File: flow/run.sh
#!/bin/bash
# the make line also repeats each setting of config.mk as NAME=value (left out here)
make -C /OpenROAD-flow-scripts/flow DESIGN_CONFIG=/design/flow/config.mk WORK_HOME=/design/flow/orfs CLKGATE_MAP_FILE= finish
File: flow/config.mk
export PLATFORM = sky130hd
export DESIGN_NAME = alu_design
export DESIGN_NICKNAME = alu_design
export VERILOG_FILES = /design/flow/design.v
export SDC_FILE = /design/flow/constraint.sdc
export NUM_CORES = 4
export LEC_CHECK = 0
export CAP_MARGIN = 20
export CELL_PAD_IN_SITES_DETAIL_PLACEMENT = 0
export CELL_PAD_IN_SITES_GLOBAL_PLACEMENT = 1
export CORE_MARGIN = 2
export CORE_UTILIZATION = 55
export CTS_CLUSTER_SIZE = 56
export GPL_ROUTABILITY_DRIVEN = 0
export HOLD_SLACK_MARGIN = 0.29
export MAX_ROUTING_LAYER = met5
export SETUP_SLACK_MARGIN = 1.19
export SLEW_MARGIN = 20
File: flow/constraint.sdc
create_clock -name core_clock -period 7.8 [get_ports {clock}]
set_input_delay 1.5600 -clock core_clock [delete_from_list [all_inputs] [get_ports {clock}]]
set_output_delay 1.5600 -clock core_clock [all_outputs]
set_load 0.01 [all_outputs]
File: flow/design.v
module alu_design #(parameter W = 16, parameter N = 4) ( 
  clock, reset, CE, INP_valid, MODE, CMD, OPA, OPB, CIN, ERR, RES, OV, COUT, G, L, E);
  input clock;
  input reset;
  input CE;                     
  input [1:0] INP_valid;       
  input MODE;                  
  input [N-1:0] CMD;           
  input [W-1:0] OPA;           
  input [W-1:0] OPB;           
  input CIN;                   
  output reg ERR;              
  output reg [2*W-1:0] RES;    
  output reg OV;               
  output reg COUT;             
  output reg G;                
  output reg L;                
  output reg E;                
parameter SHIFT_W = $clog2(W);
reg [W-1:0] opa_r, opb_r;
reg [N-1:0] cmd_r;
reg [1:0] valid_r;
reg mode_r, cin_r;
reg [2*W - 1:0] res_comb;
reg cout_comb, ov_comb, g_comb, l_comb, e_comb, err_comb;
reg [SHIFT_W-1:0] shift_amount;
always @(posedge clock or posedge reset) begin
  if (reset) begin
    opa_r   <= 0;
    opb_r   <= 0;
    cmd_r   <= 0;
    valid_r <= 0;
    mode_r  <= 0;
    cin_r   <= 0;
  end else if (CE) begin
    opa_r   <= OPA;
    opb_r   <= OPB;
    cmd_r   <= CMD;
    valid_r <= INP_valid;
    mode_r  <= MODE;
    cin_r   <= CIN;
  end
end
always @(*) begin
  res_comb  = 0;
  cout_comb = 0;
  ov_comb   = 0;
  g_comb    = 0;
  l_comb    = 0;
  e_comb    = 0;
  err_comb  = 0;
  shift_amount = 0;
  if (mode_r) begin  
    case (valid_r)
      2'b01: begin  
        case (cmd_r)
          4'b0100: begin
            res_comb  = opa_r + 1;
            cout_comb = res_comb[W];
          end
          4'b0101: begin
            res_comb = opa_r - 1;
            ov_comb  = res_comb[W];
          end
          default: err_comb = 1;
        endcase
      end
      2'b10: begin  
        case (cmd_r)
          4'b0110: begin
            res_comb  = {{W{1'b0}}, opb_r + 1};
            cout_comb = res_comb[W];
          end
          4'b0111: begin
            res_comb = {{W{1'b0}}, opb_r - 1};
            ov_comb  = res_comb[W];
          end
          default: err_comb = 1;
        endcase
      end
      2'b11: begin  
        case (cmd_r)
          4'b0000: begin
            res_comb = opa_r + opb_r;
            cout_comb = res_comb[W];
          end
          4'b0001: begin
            res_comb = opa_r - opb_r;
            ov_comb = (opa_r < opb_r);
          end
          4'b0010: begin
            res_comb = opa_r + opb_r + cin_r;
            cout_comb = res_comb[W];
          end
          4'b0011: begin
            res_comb = opa_r - opb_r - cin_r;
            ov_comb = (opa_r < (opb_r + cin_r));
          end
          4'b1000: begin  
            if (opa_r == opb_r) begin
              e_comb = 1;
              g_comb = 0;
              l_comb = 0;
            end
            else if (opa_r > opb_r) begin
              e_comb = 0;
              g_comb = 1;
              l_comb = 0;
            end
            else begin
              e_comb = 0;
              g_comb = 0;
              l_comb = 1;
            end
          end
          4'b1001:   res_comb = (opa_r + 1) * (opb_r + 1);
          4'b1010: res_comb = (opa_r << 1) * opb_r;
          4'b1011: begin  
                   res_comb = $signed(opa_r) + $signed(opb_r);
                   ov_comb = (($signed(opa_r) > 0 && $signed(opb_r) > 0 && $signed(res_comb[W-1:0]) <= 0) ||
                             ($signed(opa_r) < 0 && $signed(opb_r) < 0 && $signed(res_comb[W-1:0]) >= 0));
                  if ($signed(opa_r) == $signed(opb_r)) begin
                    e_comb = 1;
                    g_comb = 0;
                    l_comb = 0;
                  end
                  else if ($signed(opa_r) > $signed(opb_r)) begin
                    e_comb = 0;
                    g_comb = 1;
                    l_comb = 0;
                  end
                  else begin
                    e_comb = 0;
                    g_comb = 0;
                    l_comb = 1;
                  end
          end
          4'b1100: begin  
                   res_comb = $signed(opa_r) - $signed(opb_r);
                   ov_comb = (($signed(opa_r) >= 0 && $signed(opb_r) < 0 && $signed(res_comb[W-1:0]) < 0) ||
                             ($signed(opa_r) < 0 && $signed(opb_r) >= 0 && $signed(res_comb[W-1:0]) >= 0));
                   if ($signed(opa_r) == $signed(opb_r)) begin
                     e_comb = 1;
                     g_comb = 0;
                     l_comb = 0;
                   end
                   else if ($signed(opa_r) > $signed(opb_r)) begin
                     e_comb = 0;
                     g_comb = 1;
                     l_comb = 0;
                   end
                   else begin
                     e_comb = 0;
                     g_comb = 0;
                     l_comb = 1;
                  end
          end
          default: err_comb = 1;
        endcase
      end
      default: err_comb = 1;
    endcase
  end else begin  
    case (valid_r)
      2'b01: begin  
        case (cmd_r)
          4'b0110:   res_comb = {{W{1'b0}}, ~opa_r};
          4'b1000:  res_comb = {{W{1'b0}}, opa_r >> 1};
          4'b1001:  res_comb = {{W{1'b0}}, opa_r << 1};
          default: err_comb = 1;
        endcase
      end
      2'b10: begin  
        case (cmd_r)
          4'b0111:   res_comb = {{W{1'b0}}, ~opb_r};
          4'b1010:  res_comb = {{W{1'b0}}, opb_r >> 1};
          4'b1011:  res_comb = {{W{1'b0}}, opb_r << 1};
          default: err_comb = 1;
        endcase
      end
      2'b11: begin  
        case (cmd_r)
          4'b0000:   res_comb = {{W{1'b0}}, opa_r & opb_r};
          4'b0001:  res_comb = {{W{1'b0}}, ~(opa_r & opb_r)};
          4'b0010:    res_comb = {{W{1'b0}}, opa_r | opb_r};
          4'b0011:   res_comb = {{W{1'b0}}, ~(opa_r | opb_r)};
          4'b0100:   res_comb = {{W{1'b0}}, opa_r ^ opb_r};
          4'b0101:  res_comb = {{W{1'b0}}, ~(opa_r ^ opb_r)};
          4'b1100: begin  
            if (|opb_r[W-1:SHIFT_W+1])   
              err_comb = 1;
            else begin
              shift_amount = opb_r[SHIFT_W-1:0];
              res_comb = {{W{1'b0}}, (opa_r << shift_amount) | (opa_r >> (W - shift_amount))};
            end
          end
          4'b1101: begin  
            if (|opb_r[W-1:SHIFT_W+1])   
              err_comb = 1;
            else begin
              shift_amount = opb_r[SHIFT_W-1:0];
              res_comb = {{W{1'b0}}, (opa_r >> shift_amount) | (opa_r << (W - shift_amount))};
            end
          end
          default: err_comb = 1;
        endcase
      end
      default: err_comb = 1;
    endcase
  end
end
always @(posedge clock or posedge reset) begin
  if (reset) begin
    RES  <= 0;
    COUT <= 0;
    OV   <= 0;
    G    <= 0;
    L    <= 0;
    E    <= 0;
    ERR  <= 0;
  end else if (CE) begin
    RES  <= res_comb;
    COUT <= cout_comb;
    OV   <= ov_comb;
    G    <= g_comb;
    L    <= l_comb;
    E    <= e_comb;
    ERR  <= err_comb;
  end
end
endmodule
==> results of run 1 <==
-- per-stage QoR --
| stage | setup slack (ns) | instance area (sq um) | TNS (ns) |
|---|---|---|---|
| 2_1_floorplan | 0.670 | 30200 | 0 |
| 3_3_place_gp | 0.0436 | 32700 | 0 |
| 3_5_place_dp | -0.136 | 32700 | -0.273 |
| 4_1_cts | 0.495 | 34600 | 0 |
| 5_1_grt | 0.109 | 35300 | 0 |
| 6_report | 0.236 | 35300 | 0 |
-- repair_timing --
item                                    CTS  global route
setup buffers                            88            32
gates cloned                              2             0
pin swaps                                64            73
resized                                 186            88
endpoints found under the setup margin   25            25
-- area by class of cell --
| cell class | count | area (sq um) | area share (%) |
|---|---|---|---|
| Sequential cell | 78 | 1970 | 5.57 |
| Inverter | 591 | 2250 | 6.38 |
| Multi-Input combinational cell | 2908 | 26100 | 74.0 |
| Tap cell | 696 | 871 | 2.47 |
| Clock buffer | 10 | 239 | 0.677 |
| Clock inverter | 6 | 50.0 | 0.142 |
| Timing Repair Buffer | 433 | 3790 | 10.7 |
| Antenna cell | 5 | 12.5 | 0.0354 |
-- layer usage --
metal	track usage (%)	wire length, microns
met5	1.39	169
met4	29.3	11200
met3	20.8	21700
met2	71.0	55900
met1	62.0	49800
==> impl_metrics.csv, run 1 <==
group,metric,value,unit
worst_setup_path,cp-endpoint,"RES[28]$_DFFE_PP0P_",
final_timing,setup_viol,0,
min_path,holdPathStages,1,
worst_setup_path,path_buffers,8,
logic_synthesis,ys_sh_aoi,16.2,%
worst_setup_path,cp.depth,27,
logic_synthesis,xor_area_share,6.97,%
logic_synthesis,synth.cell_area,0.0299,sq mm
detailed_routing,routed_via_density,6.71,
finish,nFillCells,4674,
final_timing,fin_hold_ws,0.513,ns
logic_synthesis,synth_top_area_share,28.0,%
placement,hpwl,103000,microns
clock_network,cts_tree,"done",
logic_synthesis,ys_ff,78,
global_route,grtUsageTotal,49.4,%
finish,fin_util,65.8,%
detailed_routing,routed_wl,139000,microns
logic_synthesis,top_area_cell,"fa_1",
clock_network,clockBufferDepth,2,
global_route,grt_start_max_net_pins,61,
clock_network,clk_latency,0.39,ns
logic_synthesis,muxShareOfSynthArea,3.39,%
worst_setup_path,path_common_cell,"fa_1",
logic_synthesis,ys_top_logic_family,"adder cells",
final_timing,finalHoldViolCount,0,
logic_synthesis,synthTopCellsByCount,"inv_1 (569), nand2_1 (505), fa_1 (418), nor2_1 (393), ha_1 (273)",
worst_setup_path,r2r_start,"opa_r[5]$_DFFE_PP0P_",
placement,placedCellCount,4583,
logic_synthesis,yosysChipArea,0.0299,sq mm
worst_setup_path,end_kind,"flip-flop",
logic_synthesis,ys_cells,3809,
placement,port_buffers,80,
worst_setup_path,rr_endpoint,"RES[28]$_DFFE_PP0P_",
worst_setup_path,cp_top_family,"adder cells",
global_route,antenna_found_initial,11,
floorplanning,chip_area,0.0562,sq mm
run,warning_count,68,
logic_synthesis,fa_ha_area_share,39.4,%
clock_network,htreeDepth,3,
global_route,grt_pass1_wl,203000,microns
final_timing,report.final.slew_viol_count,0,
final_timing,finalCriticalPeriod,7.56,ns
worst_setup_path,cp.arrival,7.83,ns
worst_setup_path,ff2ff_setup_slack,0.24,ns
clock_network,clkTransAtPathRegs,0.08,ns
logic_synthesis,syn_avg_cell_area,7.84,sq um
final_timing,rsz0062_at_grt,"yes",
detailed_routing,ant_nets,0,
worst_setup_path,crit_start,"opa_r[5]$_DFFE_PP0P_",
detailed_routing,drc,0,
floorplanning,dieHeight,237,microns
worst_setup_path,cpMaxStageDelayCell,"fa_1",
run_status,status,"timing/DRC/antenna clean",
final_timing,slew-limit-headroom,11.7,%
finish,fin_nets,4755,
logic_synthesis,synth_warnings,1,
worst_setup_path,reg2regPathDepth,27,
run,drv_cap,0,
global_route,grt-ovfl-total,0,
clock_network,cts_hold_buf,0,
logic_synthesis,simple_gate_share,17.1,%
logic_synthesis,top_cells_by_area,"fa_1 (28%), ha_1 (11%), inv_1 (7.1%), dfrtp_1 (6.5%), nand2_1 (6.3%)",
detailed_routing,num_vias,31700,
clock_network,cts_root_buf,"clkbuf_16",
finish,syn2layout_area_growth,18.2,%
worst_setup_path,critPathMaxStageDelay,0.60,ns
final_timing,finClkSkew,0.0136,ns
min_path,hp-start,"RES[28]$_DFFE_PP0P_",
detailed_routing,first_pass_iters,12,
floorplanning,fp.dieW,237,microns
worst_setup_path,critical_path_class,"flip-flop to flip-flop",
logic_synthesis,synthArstFlopShare,100,%
floorplanning,io_pins,81,
final_timing,worst_pin_slew,1.29,ns
worst_setup_path,crit_path_start_kind,"flip-flop",
floorplanning,core-area,0.0537,sq mm
detailed_routing,wl_per_cell,29.4,microns
min_path,min_to,"RES[28]$_DFFE_PP0P_",
logic_synthesis,synthCells,3809,
global_route,grt_pass1_vias,31400,
floorplanning,fp-row-count,85,
logic_synthesis,synth-edff-count,0,
logic_synthesis,synth_nets,4543,
floorplanning,fp_util,55.6,%
logic_synthesis,yosysMostFrequentCell,"inv_1",
final_timing,max_freq,132,MHz
logic_synthesis,ys_seq_share,6.53,%
worst_setup_path,cp_max_fo,18,
worst_setup_path,required,8.07,ns
clock_network,cts_sinks,78,
clock_network,cts_made_buffers,9,
logic_synthesis,synth_cell_types,82,
final_timing,timing.final.crit_share,97.0,%
min_path,hold_path.class,"flip-flop to flip-flop",
finish,fin_cells,4727,
detailed_routing,drt_iter0_drc,4965,
logic_synthesis,flop_cell,"dfrtp_1",
==> run 2: changes to the inputs <==
- CELL_PAD_IN_SITES_DETAIL_PLACEMENT: 0 -> not set
- CELL_PAD_IN_SITES_GLOBAL_PLACEMENT: 1 -> not set
- CORE_UTILIZATION: 55 -> 66
- CTS_CLUSTER_SIZE: 56 -> 98
- GPL_ROUTABILITY_DRIVEN: 0 -> not set
- HOLD_SLACK_MARGIN: 0.29 -> not set
- MAX_ROUTING_LAYER: met5 -> not set
- PLACE_DENSITY: not set -> 0.4
- SETUP_SLACK_MARGIN: 1.19 -> not set
- TNS_END_PERCENT: not set -> 15
- clock period: 7.8 -> 4.49 ns (I/O delays scaled with it)
==> run 2 against run 1 <==
The flow now stops in 5_1_grt. Die size decreased by 16%. Synthesized cell count did not move. Area after synthesis is the same.
==> impl_metrics.csv, run 2 <==
group,metric,value,unit
floorplanning,fp.dieW,217,microns
placement,place_ws,-3.37,ns
logic_synthesis,synth.cell_area,0.0299,sq mm
clock_network,clockBufferDepth,2,
placement,port_buffers,80,
logic_synthesis,ys_seq_share,6.53,%
run_status,status,"did not finish",
logic_synthesis,fa_ha_area_share,39.4,%
logic_synthesis,muxShareOfSynthArea,3.39,%
placement,gp_congestion,1.25,
floorplanning,fp_util,67.3,%
run_status,lastStage,"5_1_grt",
logic_synthesis,flop_cell,"dfrtp_1",
logic_synthesis,yosysChipArea,0.0299,sq mm
clock_network,cts_root_buf,"clkbuf_16",
logic_synthesis,top_cells_by_area,"fa_1 (28%), ha_1 (11%), inv_1 (7.1%), dfrtp_1 (6.5%), nand2_1 (6.3%)",
logic_synthesis,ys_top_logic_family,"adder cells",
logic_synthesis,syn_avg_cell_area,7.84,sq um
placement,hpwl,113000,microns
logic_synthesis,top_area_cell,"fa_1",
floorplanning,core-area,0.0444,sq mm
clock_network,cts_made_buffers,9,
floorplanning,dieHeight,217,microns
logic_synthesis,synthTopCellsByCount,"inv_1 (569), nand2_1 (505), fa_1 (418), nor2_1 (393), ha_1 (273)",
logic_synthesis,yosysMostFrequentCell,"inv_1",
floorplanning,io_pins,81,
logic_synthesis,ys_cells,3809,
floorplanning,chip_area,0.0470,sq mm
floorplanning,fp-row-count,77,
logic_synthesis,synthCells,3809,
run_status,error_line,"[ERROR GRT-0232] Routing congestion too high. Check the congestion heatmap in the GUI.",
logic_synthesis,xor_area_share,6.97,%
logic_synthesis,synth-edff-count,0,
clock_network,htreeDepth,3,
global_route,grtUsageTotal,77.7,%
logic_synthesis,ys_sh_aoi,16.2,%
logic_synthesis,synth_top_area_share,28.0,%
logic_synthesis,synthArstFlopShare,100,%
logic_synthesis,ys_ff,78,
logic_synthesis,synth_nets,4543,
logic_synthesis,simple_gate_share,17.1,%
clock_network,cts_sinks,78,
global_route,grt-ovfl-total,11,
logic_synthesis,synth_cell_types,82,
logic_synthesis,synth_warnings,1,
run 2: per-layer routing:
metal  global-route usage, %  overflow
met3                    66.4         0
met5                    42.3         0
met1                    78.6         0
met2                    91.6         4
met4                    71.8         7
run 2: timing repair:
item | in CTS
hold buffers | 0
endpoints found under the setup margin | 33
hold endpoints to repair | 0
pin swaps | 39
gates cloned | 0
gates resized | 148
setup buffers | 16
run 2: metrics by stage:
stage	utilization [%]	area, sq um	hold WS, ns	TNS, ns	cells
floorplan	-	30200	0.521	-58.44	3809
global placement	81.7	36300	0.478	-69.60	4962
CTS	84.3	37400	0.508	-61.78	4994
detailed placement	81.7	36300	0.490	-75.47	4962
==> run 3: changes to the inputs <==
- CELL_PAD_IN_SITES_DETAIL_PLACEMENT: not set -> 0
- CORE_UTILIZATION: 66 -> 65
- CTS_CLUSTER_SIZE: 98 -> 56
- GPL_ROUTABILITY_DRIVEN: not set -> 1
- HOLD_SLACK_MARGIN: not set -> 0.29
- MAX_ROUTING_LAYER: not set -> met5
- PLACE_DENSITY: 0.4 -> not set
- PLACE_DENSITY_LB_ADDON: not set -> 0.0
- SETUP_SLACK_MARGIN: not set -> 1.05
- SLEW_MARGIN: 20 -> 30
- TNS_END_PERCENT: 15 -> 5
- clock period: 4.49 -> 6.87 ns (I/O delays scaled with it)
==> run 3 against run 2 <==
Now fails the layout checks on setup timing. Synthesized cell count unchanged. Die size increased by 1.5%. Area after synthesis unchanged.
==> impl_metrics.csv, run 3 <==
group,metric,value,unit
worst_setup_path,crit_start,"opa_r[0]$_DFFE_PP0P_",
logic_synthesis,simple_gate_share,17.1,%
detailed_routing,wl_met1,44400,microns
floorplanning,fp_util,65.8,%
logic_synthesis,fa_ha_area_share,39.4,%
finish,finalInstanceArea,0.0357,sq mm
worst_setup_path,cpMaxStageDelayCell,"fa_1",
logic_synthesis,flop_cell,"dfrtp_1",
logic_synthesis,ys_sh_aoi,16.2,%
detailed_routing,dr_wl_met2,57600,microns
floorplanning,fp.dieW,218,microns
detailed_routing,num_vias,34200,
logic_synthesis,top_cells_by_area,"fa_1 (28%), ha_1 (11%), inv_1 (7.1%), dfrtp_1 (6.5%), nand2_1 (6.3%)",
worst_setup_path,reg2regPathDepth,28,
detailed_routing,top_layer,"met5",
placement,port_buffers,80,
finish,syn2layout_area_growth,19.6,%
logic_synthesis,synth_nets,4543,
global_route,grt_start_max_net_pins,62,
clock_network,cts_made_buffers,9,
clock_network,htreeDepth,3,
worst_setup_path,path_buffers,7,
detailed_routing,drt_iter0_drc,6847,
finish,nFillCells,2941,
floorplanning,io_pins,81,
floorplanning,chip_area,0.0477,sq mm
worst_setup_path,crit_path_start_kind,"flip-flop",
worst_setup_path,cp-endpoint,"RES[30]$_DFFE_PP0P_",
final_timing,finalHoldViolCount,0,
worst_setup_path,required,7.09,ns
placement,gp_congestion,1.13,
worst_setup_path,cp_top_family,"adder cells",
global_route,grtUsageTotal,60.7,%
final_timing,max_freq,130,MHz
global_route,grt_pass1_wl,212000,microns
logic_synthesis,synth.cell_area,0.0299,sq mm
logic_synthesis,yosysMostFrequentCell,"inv_1",
logic_synthesis,synthTopCellsByCount,"inv_1 (569), nand2_1 (505), fa_1 (418), nor2_1 (393), ha_1 (273)",
global_route,antenna_found_initial,6,
worst_setup_path,path_common_cell,"fa_1",
clock_network,cts_tree,"done",
logic_synthesis,ys_ff,78,
clock_network,clk_latency,0.40,ns
floorplanning,dieHeight,218,microns
final_timing,finalCriticalPeriod,7.71,ns
logic_synthesis,synth_top_area_share,28.0,%
final_timing,fin_hold_ws,0.522,ns
placement,place_ws,-0.735,ns
min_path,min_to,"RES[2]$_DFFE_PP0P_",
global_route,grt-ovfl-total,0,
clock_network,cts_sinks,78,
logic_synthesis,syn_avg_cell_area,7.84,sq um
worst_setup_path,cp.arrival,7.94,ns
final_timing,setup_viol,20,
run_status,so_faults,"setup timing",
final_timing,rsz0062_at_grt,"yes",
final_timing,report.final.slew_viol_count,0,
final_timing,setup_slack,-0.843,ns
finish,fin_nets,4902,
logic_synthesis,ys_top_logic_family,"adder cells",
clock_network,clkTransAtPathRegs,0.08,ns
logic_synthesis,ys_seq_share,6.53,%
logic_synthesis,yosysChipArea,0.0299,sq mm
logic_synthesis,muxShareOfSynthArea,3.39,%
worst_setup_path,ff2ff_setup_slack,-0.84,ns
detailed_routing,ant_nets,0,
detailed_routing,first_pass_iters,14,
final_timing,slew-limit-headroom,21.2,%
logic_synthesis,synthCells,3809,
global_route,grt_pass1_vias,34800,
worst_setup_path,cp.depth,28,
min_path,hold_path.class,"flip-flop to flip-flop",
logic_synthesis,ys_cells,3809,
final_timing,tns,-9.44,ns
worst_setup_path,r2r_start,"opa_r[0]$_DFFE_PP0P_",
floorplanning,core-area,0.0454,sq mm
detailed_routing,routed_wl,146000,microns
logic_synthesis,synth_cell_types,82,
logic_synthesis,synth_warnings,1,
floorplanning,fp-row-count,78,
clock_network,cts_root_buf,"clkbuf_16",
run_status,status,"complete, but fails checks",
detailed_routing,routed_via_density,7.16,
clock_network,clockBufferDepth,2,
final_timing,worst_pin_slew,1.15,ns
placement,place_area,0.0345,sq mm
min_path,hp-start,"RES[2]$_DFFE_PP0P_",
final_timing,timing.final.crit_share,112,%
detailed_routing,drc,0,
run,warning_count,66,
min_path,holdPathStages,1,
placement,hpwl,109000,microns
logic_synthesis,synth-edff-count,0,
final_timing,finClkSkew,0.0153,ns
worst_setup_path,critical_path_class,"flip-flop to flip-flop",
detailed_routing,wl_per_cell,30.5,microns
worst_setup_path,critPathMaxStageDelay,0.55,ns
logic_synthesis,top_area_cell,"fa_1",
worst_setup_path,cp_max_fo,4,
detailed_routing,wl_met3,25900,microns
worst_setup_path,end_kind,"flip-flop",
logic_synthesis,synthArstFlopShare,100,%
worst_setup_path,rr_endpoint,"RES[30]$_DFFE_PP0P_",
run,drv_cap,0,
logic_synthesis,xor_area_share,6.97,%
run 3: layout make-up:
cell class	count	area (sq um)	share of cell area [%]
tap	600	751	2.10
inverter	591	2220	6.22
clock inverter	6	111	0.312
timing repair buffer	580	4750	13.3
sequential	78	1960	5.49
clock buffer	10	229	0.641
antenna	5	12.5	0.0350
multi-input combinational	2908	25700	71.9
run 3: repair_timing:
| action | in CTS | in global routing |
|---|---|---|
| pin swaps | 38 | 21 |
| buffers inserted | 21 | 4 |
| gates resized | 84 | 48 |
| setup endpoints to repair | 25 | 27 |
| hold buffers | 0 | 0 |
run 3: metrics by stage:
stage / util, % / std cells
after floorplan: - / 3809
after global placement: 75.9 / 4732
after detailed placement: 75.9 / 4732
after CTS: 78.0 / 4769
after global routing: 78.7 / 4773
final: 78.7 / 4778
run 3: per-layer routing:
metal | global-route usage (%) | up-vias
li1 | - | 13300
met1 | 67.2 | 15900
met2 | 85.5 | 3629
met3 | 30.5 | 1443
met4 | 53.1 | 12
met5 | 0.938 | -
==> run 4: changes to the inputs <==
- ABC_AREA: not set -> 1
- CELL_PAD_IN_SITES_DETAIL_PLACEMENT: 0 -> not set
- CORE_UTILIZATION: 65 -> 72
- CTS_CLUSTER_SIZE: 56 -> 15
- GPL_ROUTABILITY_DRIVEN: 1 -> not set
- MAX_ROUTING_LAYER: met5 -> not set
- PLACE_DENSITY: not set -> 0.73
- PLACE_DENSITY_LB_ADDON: 0.0 -> not set
- SETUP_SLACK_MARGIN: 1.05 -> 0.24
- SLEW_MARGIN: 30 -> 20
- TNS_END_PERCENT: 5 -> not set
- clock period: 6.87 -> 4.4 ns (I/O delays scaled with it)
==> run 4 against run 3 <==
The flow now stops in 5_1_grt. Synthesized cell count is 25% higher. Die size is 4.8% lower. Area after synthesis is 5.4% higher.
==> impl_metrics.csv, run 4 <==
group,metric,value,unit
run_status,status,"did not finish",
run_status,lastStage,"5_1_grt",
run_status,error_line,"[ERROR GRT-0116] Global routing finished with congestion. Check the congestion regions in the DRC Viewer.",
global_route,grtUsageTotal,85.5,%
floorplanning,fp-row-count,76,
global_route,grt-ovfl-total,813,
logic_synthesis,xor_area_share,1.58,%
logic_synthesis,simple_gate_share,28.4,%
logic_synthesis,synth_warnings,1,
placement,hpwl,110000,microns
logic_synthesis,fa_ha_area_share,37.4,%
floorplanning,chip_area,0.0454,sq mm
logic_synthesis,yosysChipArea,0.0315,sq mm
logic_synthesis,synth_nets,5506,
logic_synthesis,ys_sh_aoi,12.5,%
logic_synthesis,top_area_cell,"fa_1",
placement,port_buffers,80,
floorplanning,fp.dieW,213,microns
floorplanning,io_pins,81,
logic_synthesis,synth.cell_area,0.0315,sq mm
logic_synthesis,ys_ff,78,
logic_synthesis,yosysMostFrequentCell,"nand2_1",
floorplanning,fp_util,73.1,%
logic_synthesis,synth_cell_types,64,
clock_network,cts_made_buffers,9,
clock_network,clockBufferDepth,2,
floorplanning,core-area,0.0431,sq mm
logic_synthesis,ys_cells,4772,
clock_network,cts_sinks,78,
logic_synthesis,top_cells_by_area,"fa_1 (27%), nand2_1 (16%), ha_1 (11%), inv_1 (10%), dfrtp_1 (6.2%)",
placement,gp_congestion,1.25,
logic_synthesis,synth-edff-count,0,
logic_synthesis,syn_avg_cell_area,6.60,sq um
logic_synthesis,synthArstFlopShare,100,%
logic_synthesis,flop_cell,"dfrtp_1",
logic_synthesis,muxShareOfSynthArea,0.0318,%
floorplanning,dieHeight,213,microns
logic_synthesis,ys_top_logic_family,"adder cells",
placement,place_area,0.0368,sq mm
logic_synthesis,synthCells,4772,
logic_synthesis,synthTopCellsByCount,"nand2_1 (1,342), inv_1 (868), fa_1 (418), nor2_1 (371), ha_1 (273)",
logic_synthesis,synth_top_area_share,26.6,%
clock_network,cts_root_buf,"clkbuf_16",
clock_network,htreeDepth,3,
logic_synthesis,ys_seq_share,6.20,%
-- run 4: per-stage QoR --
| stage | setup TNS (ns) | util, % | instances | worst slack (ns) |
|---|---|---|---|---|
| 2_1_floorplan | -41.45 | - | 4772 | -1.88 |
| 3_3_place_gp | -52.29 | 85.4 | 5785 | -2.16 |
| 3_5_place_dp | -59.02 | 85.4 | 5785 | -2.48 |
| 4_1_cts | -51.77 | 89.6 | 5871 | -2.18 |
-- run 4: layer usage --
metal	GRT usage, %	overflow
met5	52.7	7
met4	84.7	268
met3	72.8	34
met2	99.7	483
met1	84.7	21
-- run 4: what timing repair did --
item | 4_1_cts
cloned | 3
setup endpoints to repair | 29
hold buffers | 0
resized | 269
pin swaps | 121
buffers inserted | 67
hold endpoints to repair | 0
==> run 5: changes to the inputs <==
- ABC_AREA: 1 -> not set
- CELL_PAD_IN_SITES_DETAIL_PLACEMENT: not set -> 0
- CORE_UTILIZATION: 72 -> 65
- CTS_CLUSTER_SIZE: 15 -> 56
- GPL_ROUTABILITY_DRIVEN: not set -> 1
- MAX_ROUTING_LAYER: not set -> met5
- PLACE_DENSITY: 0.73 -> not set
- PLACE_DENSITY_LB_ADDON: not set -> 0.0
- SETUP_SLACK_MARGIN: 0.24 -> 1.05
- clock period: 4.4 -> 7.8 ns (I/O delays scaled with it)
==> run 5 against run 4 <==
Die size rose by 5.0%. Synthesized cell count fell by 20%. The layout now fails its checks (setup timing). Area after synthesis fell by 5.1%.
==> impl_metrics.csv, run 5 <==
group,metric,value,unit
finish,syn2layout_area_growth,17.2,%
floorplanning,io_pins,81,
min_path,min_to,"RES[2]$_DFFE_PP0P_",
worst_setup_path,rr_endpoint,"RES[28]$_DFFE_PP0P_",
clock_network,cts_tree,"done",
logic_synthesis,ys_cells,3809,
clock_network,htreeDepth,3,
finish,finalInstanceArea,0.0350,sq mm
logic_synthesis,synth-edff-count,0,
placement,hpwl,104000,microns
final_timing,slew-limit-headroom,9.02,%
global_route,grt-ovfl-total,0,
placement,gp_congestion,1.14,
logic_synthesis,synth_cell_types,82,
run,warning_count,66,
worst_setup_path,critical_path_class,"flip-flop to flip-flop",
logic_synthesis,ys_seq_share,6.53,%
logic_synthesis,xor_area_share,6.97,%
finish,fin_nets,4692,
global_route,grt_pass1_wl,205000,microns
worst_setup_path,cp_max_fo,6,
logic_synthesis,top_cells_by_area,"fa_1 (28%), ha_1 (11%), inv_1 (7.1%), dfrtp_1 (6.5%), nand2_1 (6.3%)",
worst_setup_path,path_common_cell,"fa_1",
floorplanning,fp_util,65.8,%
final_timing,tns,-3.05,ns
detailed_routing,drt_iter0_drc,6939,
clock_network,clkTransAtPathRegs,0.08,ns
worst_setup_path,cpMaxStageDelayCell,"fa_1",
placement,place_ws,-0.339,ns
logic_synthesis,synthTopCellsByCount,"inv_1 (569), nand2_1 (505), fa_1 (418), nor2_1 (393), ha_1 (273)",
detailed_routing,ant_nets,0,
min_path,hp-start,"RES[2]$_DFFE_PP0P_",
detailed_routing,num_vias,34000,
final_timing,finClkSkew,0.0133,ns
floorplanning,fp.dieW,218,microns
global_route,antenna_found_initial,24,
logic_synthesis,synthCells,3809,
logic_synthesis,ys_ff,78,
clock_network,cts_sinks,78,
run_status,status,"complete, but fails checks",
min_path,hold_path.class,"flip-flop to flip-flop",
worst_setup_path,crit_path_start_kind,"flip-flop",
final_timing,rsz0062_at_grt,"yes",
logic_synthesis,yosysMostFrequentCell,"inv_1",
detailed_routing,routed_wl,149000,microns
finish,fin_cells,4578,
detailed_routing,routed_via_density,7.43,
logic_synthesis,fa_ha_area_share,39.4,%
final_timing,report.final.slew_viol_count,0,
final_timing,setup_viol,12,
logic_synthesis,synth_top_area_share,28.0,%
clock_network,clk_latency,0.42,ns
floorplanning,dieHeight,218,microns
final_timing,fin_hold_ws,0.495,ns
placement,port_buffers,80,
worst_setup_path,cp_top_family,"adder cells",
worst_setup_path,cp-endpoint,"RES[28]$_DFFE_PP0P_",
final_timing,timing.final.crit_share,106,%
detailed_routing,wl_per_cell,32.6,microns
worst_setup_path,crit_start,"opb_r[1]$_DFFE_PP0P_",
worst_setup_path,end_kind,"flip-flop",
worst_setup_path,path_buffers,6,
logic_synthesis,ys_top_logic_family,"adder cells",
logic_synthesis,synthArstFlopShare,100,%
clock_network,cts_root_buf,"clkbuf_16",
global_route,grt_start_max_net_pins,57,
finish,nFillCells,2962,
final_timing,max_freq,121,MHz
detailed_routing,drc,0,
logic_synthesis,syn_avg_cell_area,7.84,sq um
placement,placedCellCount,4450,
clock_network,clockBufferDepth,2,
logic_synthesis,synth_nets,4543,
worst_setup_path,reg2regPathDepth,28,
final_timing,setup_slack,-0.431,ns
logic_synthesis,flop_cell,"dfrtp_1",
logic_synthesis,yosysChipArea,0.0299,sq mm
logic_synthesis,top_area_cell,"fa_1",
logic_synthesis,ys_sh_aoi,16.2,%
clock_network,cts_hold_buf,0,
worst_setup_path,critPathMaxStageDelay,0.74,ns
placement,place_area,0.0323,sq mm
logic_synthesis,synth_warnings,1,
logic_synthesis,simple_gate_share,17.1,%
floorplanning,chip_area,0.0477,sq mm
worst_setup_path,cp.depth,28,
logic_synthesis,synth.cell_area,0.0299,sq mm
detailed_routing,first_pass_iters,15,
worst_setup_path,ff2ff_setup_slack,-0.43,ns
final_timing,worst_pin_slew,1.36,ns
floorplanning,fp-row-count,78,
min_path,holdPathStages,1,
final_timing,finalHoldViolCount,0,
run,drv_cap,0,
global_route,grt_pass1_vias,33200,
worst_setup_path,r2r_start,"opb_r[1]$_DFFE_PP0P_",
finish,mi_logic_area,0.0264,sq mm
run_status,so_faults,"setup timing",
clock_network,cts_made_buffers,9,
finish,regArea,0.00197,sq mm
worst_setup_path,required,8.08,ns
logic_synthesis,muxShareOfSynthArea,3.39,%
final_timing,finalCriticalPeriod,8.23,ns
finish,fin_util,77.2,%
global_route,grtUsageTotal,59.0,%
worst_setup_path,cp.arrival,8.51,ns
floorplanning,core-area,0.0454,sq mm
## run 5: final cells by class
cell class	count	area share, %
Sequential cell	78	5.62
Multi-Input combinational cell	2908	75.4
Tap cell	600	2.14
Timing Repair Buffer	370	9.43
Clock buffer	11	0.693
Clock inverter	5	0.236
Antenna cell	15	0.107
Inverter	591	6.40
## run 5: what timing repair did
item,CTS,global route
endpoints found under the hold margin,0,0
cloned,1,0
setup buffers,54,42
gates resized,166,144
pin swaps,66,70
endpoints found under the setup margin,22,24
## run 5: layer usage
metal	track usage, %	up-vias	part of all wire [%]
met2	83.2	3814	39
met5	0.729	-	0.21
met3	28.1	1528	19
met1	67.6	15800	31
met4	48.9	20	12
li1	-	12900	-
==> run 6: changes to the inputs <==
- CELL_PAD_IN_SITES_DETAIL_PLACEMENT: 0 -> not set
- CORE_UTILIZATION: 65 -> 45
- CTS_CLUSTER_SIZE: 56 -> not set
- GPL_ROUTABILITY_DRIVEN: 1 -> not set
- HOLD_SLACK_MARGIN: 0.29 -> not set
- MAX_ROUTING_LAYER: met5 -> not set
- PLACE_DENSITY: not set -> 0.6
- PLACE_DENSITY_LB_ADDON: 0.0 -> not set
- SETUP_SLACK_MARGIN: 1.05 -> -0.09
- clock period: 7.8 -> 8.08 ns (I/O delays scaled with it)
==> run 6 against run 5 <==
Now clean on timing, DRC and antenna. Largest cell class unchanged. Worst hold slack improved by 0.0046 ns. Flip-flop count did not move. Global-route usage down 18 points. Synthesized cell count did not move. Setup slack improved by 0.67 ns. Sequential share of layout area is 0.26 points higher. Critical path type unchanged. Wire length is 6.6% lower. First-iteration DRC count decreased by 42%.
==> impl_metrics.csv, run 6 <==
group,metric,value,unit
worst_setup_path,ff2ff_setup_slack,0.24,ns
logic_synthesis,synthTopCellsByCount,"inv_1 (569), nand2_1 (505), fa_1 (418), nor2_1 (393), ha_1 (273)",
global_route,grtUsageTotal,41.0,%
run,warning_count,63,
worst_setup_path,critical_path_class,"flip-flop to flip-flop",
clock_network,clockBufferDepth,2,
logic_synthesis,synth_nets,4543,
logic_synthesis,ys_ff,78,
worst_setup_path,path_buffers,8,
logic_synthesis,synth.cell_area,0.0299,sq mm
logic_synthesis,top_cells_by_area,"fa_1 (28%), ha_1 (11%), inv_1 (7.1%), dfrtp_1 (6.5%), nand2_1 (6.3%)",
logic_synthesis,simple_gate_share,17.1,%
min_path,min_to,"RES[10]$_DFFE_PP0P_",
clock_network,clkTransAtPathRegs,0.09,ns
worst_setup_path,r2r_start,"opb_r[5]$_DFFE_PP0P_",
detailed_routing,num_vias,29900,
final_timing,report.final.slew_viol_count,0,
final_timing,timing.final.crit_share,97.1,%
final_timing,fin_hold_ws,0.499,ns
final_timing,finalHoldViolCount,0,
clock_network,cts_sinks,78,
logic_synthesis,synth-edff-count,0,
detailed_routing,routed_wl,139000,microns
logic_synthesis,flop_cell,"dfrtp_1",
clock_network,htreeDepth,3,
detailed_routing,drt_iter0_drc,4051,
floorplanning,dieHeight,262,microns
clock_network,cts_root_buf,"clkbuf_16",
final_timing,finalCriticalPeriod,7.84,ns
worst_setup_path,end_kind,"flip-flop",
detailed_routing,wl_per_cell,29.0,microns
worst_setup_path,path_common_cell,"fa_1",
worst_setup_path,rr_endpoint,"RES[31]$_DFFE_PP0P_",
floorplanning,io_pins,81,
logic_synthesis,ys_cells,3809,
worst_setup_path,required,8.35,ns
worst_setup_path,crit_start,"opb_r[5]$_DFFE_PP0P_",
global_route,grt_pass1_wl,203000,microns
floorplanning,fp_util,45.4,%
logic_synthesis,xor_area_share,6.97,%
logic_synthesis,ys_top_logic_family,"adder cells",
worst_setup_path,cp.depth,27,
global_route,antenna_found_initial,3,
finish,finalInstanceArea,0.0333,sq mm
detailed_routing,ant_nets,0,
worst_setup_path,cp-endpoint,"RES[31]$_DFFE_PP0P_",
placement,hpwl,110000,microns
logic_synthesis,yosysMostFrequentCell,"inv_1",
floorplanning,fp.dieW,262,microns
logic_synthesis,synthCells,3809,
worst_setup_path,critPathMaxStageDelay,0.56,ns
worst_setup_path,cp_top_family,"adder cells",
floorplanning,core-area,0.0657,sq mm
logic_synthesis,synth_cell_types,82,
worst_setup_path,crit_path_start_kind,"flip-flop",
detailed_routing,first_pass_iters,13,
logic_synthesis,synth_warnings,1,
clock_network,clk_latency,0.39,ns
clock_network,cts_hold_buf,0,
min_path,holdPathStages,1,
global_route,grt_pass1_vias,29900,
final_timing,slew-limit-headroom,19.9,%
global_route,grt-ovfl-total,0,
clock_network,cts_tree,"done",
logic_synthesis,muxShareOfSynthArea,3.39,%
worst_setup_path,cp.arrival,8.11,ns
placement,place_ws,-0.164,ns
logic_synthesis,synth_top_area_share,28.0,%
worst_setup_path,cp_max_fo,20,
placement,gp_congestion,1.04,
final_timing,finClkSkew,0.0193,ns
final_timing,worst_pin_slew,1.19,ns
worst_setup_path,reg2regPathDepth,27,
min_path,hold_path.class,"flip-flop to flip-flop",
run,drv_cap,0,
finish,fin_util,50.7,%
finish,fin_nets,4663,
global_route,grt_start_max_net_pins,57,
logic_synthesis,fa_ha_area_share,39.4,%
detailed_routing,routed_via_density,6.23,
logic_synthesis,yosysChipArea,0.0299,sq mm
placement,place_area,0.0329,sq mm
final_timing,setup_viol,0,
run_status,status,"timing/DRC/antenna clean",
finish,syn2layout_area_growth,11.6,%
placement,port_buffers,80,
logic_synthesis,ys_sh_aoi,16.2,%
logic_synthesis,top_area_cell,"fa_1",
logic_synthesis,syn_avg_cell_area,7.84,sq um
final_timing,max_freq,127,MHz
clock_network,cts_made_buffers,9,
min_path,hp-start,"RES[10]$_DFFE_PP0P_",
logic_synthesis,synthArstFlopShare,100,%
detailed_routing,drc,0,
final_timing,setup_slack,0.236,ns
logic_synthesis,ys_seq_share,6.53,%
floorplanning,fp-row-count,94,
floorplanning,chip_area,0.0685,sq mm
worst_setup_path,cpMaxStageDelayCell,"fa_1",
[run 6: per-stage QoR]
step | instances | setup TNS (ns)
after global placement | 4777 | -0.185
after detailed placement | 4777 | -0.376
after CTS | 4793 | -0.0139
after floorplan | 3809 | -0.0668
after global routing | 4798 | -0.315
final | 4800 | 0
[run 6: routing by layer]
layer,global-route usage (%),up-vias,share of wire (%)
met1,53.6,14700,39
met3,11.3,479,12
met4,22.6,0,6.5
met5,0,-,0
li1,-,12800,-
met2,61.4,1965,43
[run 6: final cells by class]
cell class,instances,area [sq um]
antenna,2,5.00
clock buffer,9,225
clock inverter,7,61.3
fill,6547,32400
inverter,591,2220
multi-input combinational,2908,25000
sequential,78,1960
tap,864,1080
timing repair buffer,341,2810
[run 6: timing repair]
item	in CTS	in global routing
pin swaps	0	1
endpoints found under the setup margin	2	7
setup buffers	0	5
gates resized	1	19
==> run 7: changes to the inputs <==
- CAP_MARGIN: 20 -> 35
- CELL_PAD_IN_SITES_DETAIL_PLACEMENT: not set -> 0
- CORE_ASPECT_RATIO: not set -> 0.79
- CORE_UTILIZATION: 45 -> 57
- PLACE_DENSITY: 0.6 -> not set
- PLACE_DENSITY_LB_ADDON: not set -> 0.08
- SETUP_SLACK_MARGIN: -0.09 -> not set
- TNS_END_PERCENT: not set -> 70
- clock period: 8.08 -> 5.26 ns (I/O delays scaled with it)
==> run 7 against run 6 <==
Now fails the layout checks on setup timing. Core utilization up 22 points. Maximum frequency up 4.8%. Non-clock buffer count up 433. Critical path type unchanged. Highest routed layer is now met5. Global-route usage up 13 points. Largest cell class unchanged. Flip-flop count unchanged. First-iteration DRC count up 68%. Wire length up 6.4%.
==> impl_metrics.csv, run 7 <==
group,metric,value,unit
run_status,status,"complete, but fails checks",
run_status,so_faults,"setup timing",
min_path,min_to,"RES[20]$_DFFE_PP0P_",
placement,gp_congestion,1.14,
run,warning_count,66,
run,drv_cap,0,
logic_synthesis,fa_ha_area_share,39.4,%
floorplanning,fp-row-count,74,
placement,placedCellCount,4974,
worst_setup_path,ff2ff_setup_slack,-2.23,ns
detailed_routing,routed_wl,148000,microns
detailed_routing,drt_iter0_drc,6793,
finish,finalInstanceArea,0.0378,sq mm
logic_synthesis,synth_cell_types,82,
worst_setup_path,required,5.53,ns
clock_network,cts_root_buf,"clkbuf_16",
placement,port_buffers,80,
worst_setup_path,path_buffers,9,
placement,place_area,0.0359,sq mm
detailed_routing,routed_via_density,6.78,
worst_setup_path,cp_max_fo,3,
logic_synthesis,ys_cells,3809,
logic_synthesis,ys_ff,78,
logic_synthesis,synth_top_area_share,28.0,%
logic_synthesis,simple_gate_share,17.1,%
logic_synthesis,muxShareOfSynthArea,3.39,%
logic_synthesis,top_cells_by_area,"fa_1 (28%), ha_1 (11%), inv_1 (7.1%), dfrtp_1 (6.5%), nand2_1 (6.3%)",
worst_setup_path,end_kind,"flip-flop",
worst_setup_path,cp.arrival,7.76,ns
global_route,grt_pass1_vias,34100,
final_timing,tns,-45.11,ns
final_timing,slew-limit-headroom,23.9,%
detailed_routing,wl_per_cell,29.3,microns
global_route,antenna_found_initial,10,
worst_setup_path,crit_start,"opa_r[3]$_DFFE_PP0P_",
final_timing,finClkSkew,0.0192,ns
worst_setup_path,path_common_cell,"buf_4",
floorplanning,dieHeight,207,microns
clock_network,cts_sinks,78,
final_timing,finalHoldViolCount,0,
detailed_routing,first_pass_iters,15,
final_timing,setup_viol,28,
final_timing,setup_slack,-2.23,ns
clock_network,clkTransAtPathRegs,0.09,ns
logic_synthesis,yosysMostFrequentCell,"inv_1",
clock_network,htreeDepth,3,
logic_synthesis,synth.cell_area,0.0299,sq mm
final_timing,rsz0062_at_grt,"yes",
worst_setup_path,cp.depth,28,
clock_network,clk_latency,0.41,ns
final_timing,finalCriticalPeriod,7.49,ns
floorplanning,chip_area,0.0543,sq mm
detailed_routing,ant_nets,0,
worst_setup_path,cp_top_family,"adder cells",
clock_network,clockBufferDepth,2,
finish,fin_util,73.0,%
worst_setup_path,rr_endpoint,"RES[31]$_DFFE_PP0P_",
placement,place_ws,-2.29,ns
worst_setup_path,cpMaxStageDelayCell,"fa_1",
final_timing,fin_hold_ws,0.535,ns
floorplanning,io_pins,81,
clock_network,cts_made_buffers,9,
detailed_routing,num_vias,34300,
logic_synthesis,syn_avg_cell_area,7.84,sq um
logic_synthesis,ys_seq_share,6.53,%
worst_setup_path,r2r_start,"opa_r[3]$_DFFE_PP0P_",
final_timing,report.final.slew_viol_count,0,
detailed_routing,drc,0,
global_route,grtUsageTotal,53.9,%
global_route,grt_pass1_wl,215000,microns
global_route,grt-ovfl-total,0,
clock_network,cts_tree,"done",
worst_setup_path,crit_path_start_kind,"flip-flop",
logic_synthesis,flop_cell,"dfrtp_1",
logic_synthesis,synth-edff-count,0,
logic_synthesis,synth_nets,4543,
logic_synthesis,ys_top_logic_family,"adder cells",
min_path,hp-start,"RES[20]$_DFFE_PP0P_",
finish,fin_nets,5096,
finish,syn2layout_area_growth,26.4,%
min_path,hold_path.class,"flip-flop to flip-flop",
final_timing,worst_pin_slew,1.14,ns
logic_synthesis,synthArstFlopShare,100,%
logic_synthesis,ys_sh_aoi,16.2,%
worst_setup_path,reg2regPathDepth,28,
min_path,holdPathStages,2,
finish,fin_cells,5063,
clock_network,cts_hold_buf,0,
worst_setup_path,critPathMaxStageDelay,0.58,ns
logic_synthesis,xor_area_share,6.97,%
logic_synthesis,top_area_cell,"fa_1",
logic_synthesis,yosysChipArea,0.0299,sq mm
worst_setup_path,cp-endpoint,"RES[31]$_DFFE_PP0P_",
floorplanning,fp_util,57.7,%
final_timing,max_freq,134,MHz
floorplanning,core-area,0.0518,sq mm
floorplanning,fp.dieW,262,microns
logic_synthesis,synthTopCellsByCount,"inv_1 (569), nand2_1 (505), fa_1 (418), nor2_1 (393), ha_1 (273)",
logic_synthesis,synth_warnings,1,
global_route,grt_start_max_net_pins,79,
final_timing,timing.final.crit_share,142,%
placement,hpwl,114000,microns
logic_synthesis,synthCells,3809,
worst_setup_path,critical_path_class,"flip-flop to flip-flop",
[run 7: cell type report]
cell class / instances / area [sq um]
well taps: 684 / 856
multi-input cells: 2908 / 26000
repair buffers: 774 / 6380
clock inverters: 7 / 73.8
fillers: 3625 / 14000
inverters: 591 / 2230
diodes: 12 / 30.0
flip-flops and latches: 78 / 1970
clock buffers: 9 / 225
[run 7: repair_timing]
item                                    CTS  global route
pin swaps                                57            83
setup buffers                            41            29
gates cloned                              0             0
resized                                 142            73
endpoints found under the setup margin   28            28
[run 7: routing by layer]
layer  track usage (%)  vias to the layer above  wire, microns
met4              33.7                       16          13500
met5              1.34                        -            146
met3              26.0                     1044          27000
met2              71.7                     3474          56300
li1                  -                    13700              -
met1              69.4                    16100          51200
==> run 8: changes to the inputs <==
- CAP_MARGIN: 35 -> 20
- CELL_PAD_IN_SITES_DETAIL_PLACEMENT: 0 -> not set
- CORE_ASPECT_RATIO: 0.79 -> not set
- CORE_UTILIZATION: 57 -> 65
- CTS_CLUSTER_SIZE: not set -> 19
- GPL_TIMING_DRIVEN: not set -> 0
- PLACE_DENSITY: not set -> 0.46
- PLACE_DENSITY_LB_ADDON: 0.08 -> not set
- SETUP_SLACK_MARGIN: not set -> 1.68
- clock period: 5.26 -> 7.71 ns (I/O delays scaled with it)
==> run 8 against run 7 <==
The run now fails in 5_1_grt. Area after synthesis stayed put. Die size is 12% lower. Synthesized cell count unchanged.
==> impl_metrics.csv, run 8 <==
group,metric,value,unit
logic_synthesis,synth-edff-count,0,
run_status,status,"did not finish",
placement,place_ws,-1.70,ns
floorplanning,io_pins,81,
logic_synthesis,synth_nets,4543,
clock_network,htreeDepth,3,
logic_synthesis,synth_cell_types,82,
logic_synthesis,xor_area_share,6.97,%
placement,place_area,0.0320,sq mm
logic_synthesis,synthTopCellsByCount,"inv_1 (569), nand2_1 (505), fa_1 (418), nor2_1 (393), ha_1 (273)",
logic_synthesis,synth_top_area_share,28.0,%
floorplanning,chip_area,0.0477,sq mm
floorplanning,fp.dieW,218,microns
logic_synthesis,ys_cells,3809,
clock_network,cts_made_buffers,9,
logic_synthesis,syn_avg_cell_area,7.84,sq um
logic_synthesis,synth_warnings,1,
run_status,lastStage,"5_1_grt",
floorplanning,dieHeight,218,microns
logic_synthesis,simple_gate_share,17.1,%
logic_synthesis,ys_ff,78,
floorplanning,core-area,0.0454,sq mm
floorplanning,fp_util,65.8,%
clock_network,cts_sinks,78,
logic_synthesis,ys_seq_share,6.53,%
logic_synthesis,ys_top_logic_family,"adder cells",
global_route,grtUsageTotal,74.5,%
floorplanning,fp-row-count,78,
logic_synthesis,yosysMostFrequentCell,"inv_1",
logic_synthesis,fa_ha_area_share,39.4,%
logic_synthesis,flop_cell,"dfrtp_1",
placement,hpwl,111000,microns
logic_synthesis,top_area_cell,"fa_1",
logic_synthesis,synthCells,3809,
logic_synthesis,synthArstFlopShare,100,%
placement,gp_congestion,1.24,
logic_synthesis,yosysChipArea,0.0299,sq mm
placement,port_buffers,80,
logic_synthesis,muxShareOfSynthArea,3.39,%
clock_network,cts_root_buf,"clkbuf_16",
global_route,grt-ovfl-total,5,
logic_synthesis,synth.cell_area,0.0299,sq mm
clock_network,cts_hold_buf,0,
placement,placedCellCount,4491,
logic_synthesis,top_cells_by_area,"fa_1 (28%), ha_1 (11%), inv_1 (7.1%), dfrtp_1 (6.5%), nand2_1 (6.3%)",
clock_network,clockBufferDepth,2,
run_status,error_line,"[ERROR GRT-0116] Global routing finished with congestion. Check the congestion regions in the DRC Viewer.",
logic_synthesis,ys_sh_aoi,16.2,%
## run 8: metrics by stage
step	setup TNS, ns	hold slack, ns
floorplan	0	0.521
global placement	-19.67	0.495
detailed placement	-24.08	0.474
CTS	0	0.493
## run 8: timing repair
item | in CTS
setup endpoints to repair | 28
resized | 442
pin swaps | 63
setup buffers | 112
## run 8: metal layers
layer	GRT overflow	global-route usage, %
met5	0	35.7
met4	3	69.1
met3	0	61.0
met2	2	90.7
met1	0	75.0
==> run 9: changes to the inputs <==
- ABC_AREA: not set -> 1
- CORE_UTILIZATION: 65 -> 72
- CTS_CLUSTER_SIZE: 19 -> 15
- GPL_TIMING_DRIVEN: 0 -> not set
- PLACE_DENSITY: 0.46 -> 0.73
- SETUP_SLACK_MARGIN: 1.68 -> -0.37
- TNS_END_PERCENT: 70 -> not set
- clock period: 7.71 -> 5.04 ns (I/O delays scaled with it)
==> run 9 against run 8 <==
The flow again stops in 5_1_grt. Die size fell by 4.8%. Synthesized cell count rose by 25%. Area after synthesis rose by 5.4%.
==> impl_metrics.csv, run 9 <==
group,metric,value,unit
logic_synthesis,synthTopCellsByCount,"nand2_1 (1,342), inv_1 (868), fa_1 (418), nor2_1 (371), ha_1 (273)",
logic_synthesis,synth_warnings,1,
logic_synthesis,synth_nets,5506,
logic_synthesis,xor_area_share,1.58,%
logic_synthesis,ys_cells,4772,
clock_network,htreeDepth,3,
floorplanning,io_pins,81,
logic_synthesis,syn_avg_cell_area,6.60,sq um
logic_synthesis,muxShareOfSynthArea,0.0318,%
logic_synthesis,synthCells,4772,
logic_synthesis,ys_sh_aoi,12.5,%
clock_network,clockBufferDepth,2,
logic_synthesis,ys_seq_share,6.20,%
logic_synthesis,yosysMostFrequentCell,"nand2_1",
logic_synthesis,synth_cell_types,64,
logic_synthesis,synth.cell_area,0.0315,sq mm
run_status,error_line,"[ERROR GRT-0116] Global routing finished with congestion. Check the congestion regions in the DRC Viewer.",
logic_synthesis,synthArstFlopShare,100,%
logic_synthesis,yosysChipArea,0.0315,sq mm
logic_synthesis,synth_top_area_share,26.6,%
clock_network,cts_root_buf,"clkbuf_16",
logic_synthesis,top_cells_by_area,"fa_1 (27%), nand2_1 (16%), ha_1 (11%), inv_1 (10%), dfrtp_1 (6.2%)",
floorplanning,fp-row-count,76,
floorplanning,core-area,0.0431,sq mm
logic_synthesis,fa_ha_area_share,37.4,%
floorplanning,fp.dieW,213,microns
placement,port_buffers,80,
logic_synthesis,top_area_cell,"fa_1",
placement,gp_congestion,1.25,
logic_synthesis,simple_gate_share,28.4,%
logic_synthesis,ys_ff,78,
placement,place_area,0.0367,sq mm
logic_synthesis,synth-edff-count,0,
logic_synthesis,ys_top_logic_family,"adder cells",
floorplanning,fp_util,73.1,%
floorplanning,dieHeight,213,microns
clock_network,cts_hold_buf,0,
global_route,grt-ovfl-total,643,
floorplanning,chip_area,0.0454,sq mm
logic_synthesis,flop_cell,"dfrtp_1",
run_status,status,"did not finish",
placement,placedCellCount,5769,
global_route,grtUsageTotal,83.2,%
clock_network,cts_made_buffers,9,
placement,hpwl,110000,microns
clock_network,cts_sinks,78,
run_status,lastStage,"5_1_grt",
run 9: per-layer routing:
metal	global-route usage, %	overflow
met2	97.9	359
met5	48.9	5
met1	82.9	10
met3	69.5	26
met4	82.1	243
run 9: repair_timing:
| item | 4_1_cts |
|---|---|
| pin swaps | 178 |
| gates cloned | 1 |
| setup buffers | 53 |
| endpoints found under the setup margin | 26 |
| gates resized | 351 |
run 9: per-stage QoR:
step / hold WS (ns) / worst slack, ns
3_5_place_dp: 0.464 / -1.88
4_1_cts: 0.484 / -1.61
2_1_floorplan: 0.501 / -1.24
3_3_place_gp: 0.462 / -1.59
==> run 10: changes to the inputs <==
- ABC_AREA: 1 -> not set
- CORE_UTILIZATION: 72 -> 66
- CTS_CLUSTER_SIZE: 15 -> 57
- PLACE_DENSITY: 0.73 -> not set
- SETUP_SLACK_MARGIN: -0.37 -> -0.57
- clock period: 5.04 -> 6.33 ns (I/O delays scaled with it)
==> run 10 against run 9 <==
The flow again stops in 5_1_grt. Synthesized cell count shrank 20%. Area after synthesis shrank 5.1%. Die size grew 3.5%.
==> impl_metrics.csv, run 10 <==
group,metric,value,unit
run_status,status,"did not finish",
run_status,lastStage,"5_1_grt",
run_status,error_line,"[ERROR GRT-0232] Routing congestion too high. Check the congestion heatmap in the GUI.",
floorplanning,dieHeight,217,microns
logic_synthesis,synth_top_area_share,28.0,%
logic_synthesis,muxShareOfSynthArea,3.39,%
floorplanning,fp-row-count,77,
logic_synthesis,synth.cell_area,0.0299,sq mm
clock_network,cts_sinks,78,
global_route,grtUsageTotal,75.5,%
logic_synthesis,ys_seq_share,6.53,%
clock_network,cts_made_buffers,9,
clock_network,cts_root_buf,"clkbuf_16",
logic_synthesis,xor_area_share,6.97,%
logic_synthesis,synth_cell_types,82,
logic_synthesis,simple_gate_share,17.1,%
placement,placedCellCount,4818,
logic_synthesis,ys_top_logic_family,"adder cells",
logic_synthesis,yosysChipArea,0.0299,sq mm
placement,hpwl,109000,microns
placement,port_buffers,80,
floorplanning,fp_util,67.3,%
logic_synthesis,synth_nets,4543,
logic_synthesis,yosysMostFrequentCell,"inv_1",
floorplanning,fp.dieW,217,microns
placement,gp_congestion,1.26,
global_route,grt-ovfl-total,60,
logic_synthesis,top_area_cell,"fa_1",
logic_synthesis,ys_ff,78,
logic_synthesis,synthCells,3809,
logic_synthesis,synthArstFlopShare,100,%
logic_synthesis,fa_ha_area_share,39.4,%
placement,place_ws,-1.53,ns
logic_synthesis,synthTopCellsByCount,"inv_1 (569), nand2_1 (505), fa_1 (418), nor2_1 (393), ha_1 (273)",
logic_synthesis,ys_cells,3809,
logic_synthesis,top_cells_by_area,"fa_1 (28%), ha_1 (11%), inv_1 (7.1%), dfrtp_1 (6.5%), nand2_1 (6.3%)",
clock_network,htreeDepth,3,
clock_network,clockBufferDepth,2,
logic_synthesis,flop_cell,"dfrtp_1",
logic_synthesis,syn_avg_cell_area,7.84,sq um
floorplanning,chip_area,0.0470,sq mm
logic_synthesis,synth-edff-count,0,
logic_synthesis,synth_warnings,1,
logic_synthesis,ys_sh_aoi,16.2,%
floorplanning,core-area,0.0444,sq mm
floorplanning,io_pins,81,
run 10: stage by stage:
stage	setup TNS, ns	cell area [sq um]
after floorplan	-7.93	30300
after global placement	-20.96	35200
after detailed placement	-25.85	35200
after CTS	-15.52	36800
run 10: repair_timing:
action                     4_1_cts
pin swaps                       55
setup buffers                   59
hold buffers                     0
resized                        185
setup endpoints to repair       22
run 10: layer usage:
| metal | GRT overflow | GRT usage [%] |
|---|---|---|
| met1 | 3 | 76.4 |
| met2 | 30 | 91.7 |
| met3 | 3 | 62.0 |
| met4 | 23 | 69.8 |
| met5 | 1 | 33.4 |
==> run 11: changes to the inputs <==
- ABC_AREA: not set -> 1
- CORE_UTILIZATION: 66 -> 72
- CTS_CLUSTER_DIAMETER: not set -> 349
- CTS_CLUSTER_SIZE: 57 -> 99
- PLACE_DENSITY: not set -> 0.6
- SETUP_SLACK_MARGIN: -0.57 -> not set
- clock period: 6.33 -> 7.68 ns (I/O delays scaled with it)
==> run 11 against run 10 <==
Area after synthesis grew 5.4%. Die size shrank 3.4%. Synthesized cell count grew 25%. The run now finishes clean.
==> impl_metrics.csv, run 11 <==
group,metric,value,unit
run_status,status,"timing/DRC/antenna clean",
logic_synthesis,ys_seq_share,6.20,%
clock_network,cts_tree,"done",
worst_setup_path,critical_path_class,"flip-flop to flip-flop",
floorplanning,fp_util,73.1,%
final_timing,worst_pin_slew,1.44,ns
logic_synthesis,synth.cell_area,0.0315,sq mm
worst_setup_path,ff2ff_setup_slack,0.25,ns
detailed_routing,wl_met1,42300,microns
logic_synthesis,fa_ha_area_share,37.4,%
clock_network,clk_latency,0.41,ns
final_timing,finalHoldViolCount,0,
logic_synthesis,ys_ff,78,
logic_synthesis,flop_cell,"dfrtp_1",
logic_synthesis,xor_area_share,1.58,%
clock_network,cts_hold_buf,0,
final_timing,finalCriticalPeriod,7.43,ns
worst_setup_path,cp_top_family,"adder cells",
logic_synthesis,muxShareOfSynthArea,0.0318,%
finish,syn2layout_area_growth,6.73,%
detailed_routing,first_pass_iters,14,
placement,placedCellCount,5367,
worst_setup_path,r2r_start,"opa_r[0]$_DFFE_PP0P_",
global_route,grtUsageTotal,57.0,%
global_route,grt-ovfl-total,0,
clock_network,cts_root_buf,"clkbuf_16",
worst_setup_path,cp.arrival,7.72,ns
detailed_routing,dr_wl_met2,48300,microns
final_timing,fin_hold_ws,0.488,ns
global_route,grt_start_max_net_pins,82,
floorplanning,core-area,0.0431,sq mm
worst_setup_path,path_buffers,7,
logic_synthesis,syn_avg_cell_area,6.60,sq um
clock_network,clkTransAtPathRegs,0.08,ns
final_timing,tns,0,ns
clock_network,htreeDepth,3,
detailed_routing,ant_nets,0,
detailed_routing,drt_iter0_drc,6581,
global_route,grt_pass1_wl,192000,microns
finish,finalInstanceArea,0.0336,sq mm
logic_synthesis,yosysChipArea,0.0315,sq mm
worst_setup_path,required,7.97,ns
final_timing,finClkSkew,0.0196,ns
floorplanning,dieHeight,213,microns
worst_setup_path,path_common_cell,"nand2_1",
detailed_routing,num_vias,34900,
final_timing,timing.final.crit_share,96.7,%
placement,port_buffers,80,
global_route,antenna_found_initial,3,
logic_synthesis,synthTopCellsByCount,"nand2_1 (1,342), inv_1 (868), fa_1 (418), nor2_1 (371), ha_1 (273)",
final_timing,report.final.slew_viol_count,0,
logic_synthesis,synth_cell_types,64,
detailed_routing,wl_per_cell,23.5,microns
detailed_routing,routed_wl,127000,microns
worst_setup_path,reg2regPathDepth,32,
detailed_routing,routed_via_density,6.48,
clock_network,cts_sinks,78,
floorplanning,chip_area,0.0454,sq mm
worst_setup_path,cp_max_fo,11,
worst_setup_path,cp.depth,32,
logic_synthesis,synth-edff-count,0,
placement,place_area,0.0331,sq mm
detailed_routing,drc,0,
min_path,min_to,"RES[19]$_DFFE_PP0P_",
logic_synthesis,simple_gate_share,28.4,%
worst_setup_path,end_kind,"flip-flop",
detailed_routing,wl_met3,23600,microns
floorplanning,fp.dieW,213,microns
placement,hpwl,99400,microns
global_route,grt_pass1_vias,33600,
min_path,holdPathStages,2,
worst_setup_path,critPathMaxStageDelay,0.54,ns
logic_synthesis,ys_cells,4772,
floorplanning,fp-row-count,76,
logic_synthesis,top_area_cell,"fa_1",
logic_synthesis,synth_top_area_share,26.6,%
final_timing,setup_viol,0,
min_path,hold_path.class,"flip-flop to flip-flop",
worst_setup_path,crit_start,"opa_r[0]$_DFFE_PP0P_",
run,drv_cap,0,
clock_network,cts_made_buffers,9,
logic_synthesis,synth_nets,5506,
clock_network,clockBufferDepth,2,
worst_setup_path,rr_endpoint,"RES[11]$_DFFE_PP0P_",
min_path,hp-start,"RES[19]$_DFFE_PP0P_",
logic_synthesis,synth_warnings,1,
floorplanning,io_pins,81,
logic_synthesis,synthCells,4772,
run,warning_count,65,
final_timing,slew-limit-headroom,3.26,%
placement,gp_congestion,1.18,
final_timing,max_freq,135,MHz
worst_setup_path,crit_path_start_kind,"flip-flop",
logic_synthesis,yosysMostFrequentCell,"nand2_1",
logic_synthesis,ys_sh_aoi,12.5,%
worst_setup_path,cpMaxStageDelayCell,"fa_1",
logic_synthesis,ys_top_logic_family,"adder cells",
finish,fin_cells,5385,
logic_synthesis,synthArstFlopShare,100,%
worst_setup_path,cp-endpoint,"RES[11]$_DFFE_PP0P_",
logic_synthesis,top_cells_by_area,"fa_1 (27%), nand2_1 (16%), ha_1 (11%), inv_1 (10%), dfrtp_1 (6.2%)",
finish,fin_nets,5528,
detailed_routing,top_layer,"met5",
[run 11: what timing repair did]
item | in CTS | in global routing
setup endpoints to repair | 0 | 17
gates resized | 0 | 45
buffers inserted | 0 | 1
[run 11: through the flow]
step | util, % | setup slack (ns)
2_1_floorplan | - | 0.926
3_3_place_gp | 76.9 | 0.400
3_5_place_dp | 76.9 | 0.367
4_1_cts | 77.6 | 0.304
5_1_grt | 78.0 | -0.0412
6_report | 78.0 | 0.253
[run 11: metal layers]
layer | vias up | global-route usage [%]
li1 | 14900 | -
met1 | 15800 | 68.0
met2 | 3174 | 77.0
met3 | 986 | 30.9
met4 | 8 | 40.2
met5 | - | 6.12
[run 11: area by class of cell]
| class | instances | area, sq um |
|---|---|---|
| Antenna cell | 1 | 2.50 |
| Clock buffer | 10 | 239 |
| Clock inverter | 6 | 70.1 |
| Fill cell | 3388 | 9480 |
| Inverter | 929 | 3500 |
| Multi-Input combinational cell | 3565 | 25300 |
| Sequential cell | 78 | 1950 |
| Tap cell | 585 | 732 |
| Timing Repair Buffer | 211 | 1780 |
